== job 9875 ==
Design breakout, start of the top module:
module breakout(
    input logic clk,
    input logic right,
    input logic left,
    input logic reset,
    output logic [2:0] red,
    output logic [2:0] green,
    output logic [2:0] blue,
    output logic hsync,
    output logic vsync
    );
For scale: ~1700 cells after synthesis, about 160 flip-flops, roughly 11000 µm² of cells after synthesis.
make LEC_CHECK=0 ABC_AREA=1 CAP_MARGIN=0 CELL_PAD_IN_SITES_DETAIL_PLACEMENT=0 CORE_ASPECT_RATIO=0.89 CORE_MARGIN=2 CORE_UTILIZATION=46 CTS_CLUSTER_DIAMETER=52 GPL_ROUTABILITY_DRIVEN=0 HOLD_SLACK_MARGIN=0.11 MIN_ROUTING_LAYER=met1 PLACE_DENSITY_LB_ADDON=0.07 SETUP_SLACK_MARGIN=1.56 SLEW_MARGIN=5 TNS_END_PERCENT=35 finish   # period 6.77 ns
run.sh (not shown) runs the stock make flow with config.mk's settings and CLKGATE_MAP_FILE=.
Input-level comparison between job 5193 and job 9875:
Settings: CORE_ASPECT_RATIO: 0.89 -> unset; HOLD_SLACK_MARGIN: 0.11 -> unset; CELL_PAD_IN_SITES_DETAIL_PLACEMENT: 0 -> unset; CAP_MARGIN: 0 -> 20; SLEW_MARGIN: 5 -> 40; TNS_END_PERCENT: 35 -> 90; CORE_UTILIZATION: 46 -> 72; CTS_CLUSTER_DIAMETER: 52 -> 344; SETUP_SLACK_MARGIN: 1.56 -> -0.23; the clock period (ns, I/O delays scaled along): 6.77 -> 3.63.
--- outcome ---
- The flow completed for job 5193, but it is not clean: the layout still shows negative setup slack.
- Looking at detailed-route wire length, job 5193 sits about 12% higher than job 9875 does.
- Relative to job 9875, wire length of the first global-routing pass increased by about 5.4% in job 5193.
- Est. power | job 5193 vs job 9875 | job 5193 higher
- Portion of the layout cell area used by clock cells ends up higher on job 9875.
What job 3490 does differently from job 5193 at the input level:
Settings: a deleted TNS_END_PERCENT that had been 90; a deleted MIN_ROUTING_LAYER that had been met1; a change of PLACE_DENSITY_LB_ADDON from 0.07 to 0.02; a change of CTS_CLUSTER_DIAMETER from 344 to 349; a change of CAP_MARGIN from 20 to 0; a change of SLEW_MARGIN from 40 to 25.
Findings:
To summarise job 3490: no stage aborted, but the layout did not pass its checks, failing on negative setup slack.
From the logs: job 5193 reached the end of the flow and failed the layout checks with negative setup slack.
Compared with job 5193, job 3490 shows a higher met3 usage.
Summary of job 3490 over job 5193: non-clock buffer count increased by 14 relative to the old numbers, power comparable, sequential share of layout area fell by 0.23 points, final design utilization grew by 0.72 points.
Per the comparison of job 3490 with job 5193, via count lost 236; total number of nets in the final design saw an increase.

========
breakout again, from the RTL that the note above started with.
clock: 3.61 ns
lec_check: 0
abc_area: 1
cap_margin: 15
core_margin: 2
core_utilization: 72
gpl_routability_driven: 0
place_density_lb_addon: 0.02
slew_margin: 25
The first run produced a layout that fails on setup timing.
Change:
CAP_MARGIN = 20   (was 15)
CORE_UTILIZATION = 71   (was 72)
GPL_ROUTABILITY_DRIVEN = default   (was 0)
PLACE_DENSITY_LB_ADDON = default   (was 0.02)
SLEW_MARGIN = 20   (was 25)
clock period = 6.5 ns   (was 3.61 ns; I/O delays follow)
Result:
- This time the run finished clean
- global-route usage goes down by 3.7 points
- final area goes down by 8.8%
- worst setup slack improved by 1.3 ns
- hold slack got worse by 0.0035 ns
- final cell count goes down by 5.1%
- total power goes down by 46%
- sequential power goes down by 44%
- area after synthesis does not change
- wire length goes down by 12%
- non-clock buffer count goes down by 125

========
Setup of nickel:
Starting RTL as in the previous note.
export LEC_CHECK = 0
export ABC_AREA = 1
export CAP_MARGIN = 20
export CORE_ASPECT_RATIO = 0.72
export CORE_MARGIN = 2
export CORE_UTILIZATION = 72
export CTS_CLUSTER_DIAMETER = 397
export CTS_CLUSTER_SIZE = 99
export HOLD_SLACK_MARGIN = 0.27
export PLACE_DENSITY = 0.39
export SLEW_MARGIN = 20
export TNS_END_PERCENT = 15
create_clock -name core_clock -period 3.76 [get_ports {clk}]
STATUS run=nickel STAGES=ALL_DONE FINAL_CHECKS=FAILED CAUSE=setup timing
Input-level comparison between lagoon and nickel:
--- a/flow/config.mk
+++ b/flow/config.mk
@@ -10 +10 @@
-export CORE_ASPECT_RATIO = 0.72
+export CORE_ASPECT_RATIO = 0.7
@@ -15 +14,0 @@
-export HOLD_SLACK_MARGIN = 0.27
@@ -17 +16 @@
-export SLEW_MARGIN = 20
+export SLEW_MARGIN = 0
--- outcome ---
lagoon ended up with met5 as its highest routing layer actually used; nickel ended up with met4.
Internal power: lagoon < nickel
Of lagoon and nickel, it is lagoon that has the lower wire length per cell.
| non-filler instance count after layout | lagoon vs nickel | ≈ equal |
As far as share of synthesized cell area in and, or, nand and nor gates goes, lagoon and nickel are indistinguishable; the numbers are identical.
lagoon -> stages 100% | layout checks FAIL | setup timing
Compared with nickel, lagoon shows slew of the pin with the lowest slew margin lower by 0.19 ns.
Average via count per standard cell was lower in lagoon than in nickel.
Compared with nickel, lagoon shows a tally of filler cells in the layout that is 129 higher.
lagoon gives less total of plain and repair buffers excluding clock buffers than nickel did.
Final cycle utilization of the critical path (higher): lagoon
Slowest stage cell on the critical path = dfxtp_2: nickel; slowest stage cell on the critical path = dfxtp_4: lagoon
Worst setup slack (higher): nickel
Inputs modified between lagoon and maple:
--- a/flow/config.mk
+++ b/flow/config.mk
@@ -10 +9,0 @@
-export CORE_ASPECT_RATIO = 0.7
@@ -13,5 +12,2 @@
-export CTS_CLUSTER_DIAMETER = 397
-export CTS_CLUSTER_SIZE = 99
-export PLACE_DENSITY = 0.39
-export SLEW_MARGIN = 0
-export TNS_END_PERCENT = 15
+export PLACE_DENSITY_LB_ADDON = 0.02
+export SLEW_MARGIN = 20
==> flow/constraint.sdc <==
create_clock -name core_clock -period 3.61 [get_ports {clk}]
set_input_delay 0.7220 -clock core_clock [delete_from_list [all_inputs] [get_ports {clk}]]
set_output_delay 0.7220 -clock core_clock [all_outputs]
set_load 0.01 [all_outputs]
## What came out
- lagoon ended up with met5 as its uppermost layer routed; maple ended up with met4.
- maple finished all stages; layout check result: FAIL, due to setup timing.
- There was hardly any difference in area used by multi-input combinational logic between maple and lagoon.
- Of lagoon and maple, lagoon shows the lower average wire length per cell after detail routing, with maple above it.
- Peak ir drop on the vdd network: maple vs lagoon up about 55%
- maple: weighted congestion reported at the end of routability-driven placement 4.7% below lagoon
- Standby leakage power grows by a few percent when moving from lagoon to maple.
Power figures rest on the tool's default switching activity, not on a simulated workload.
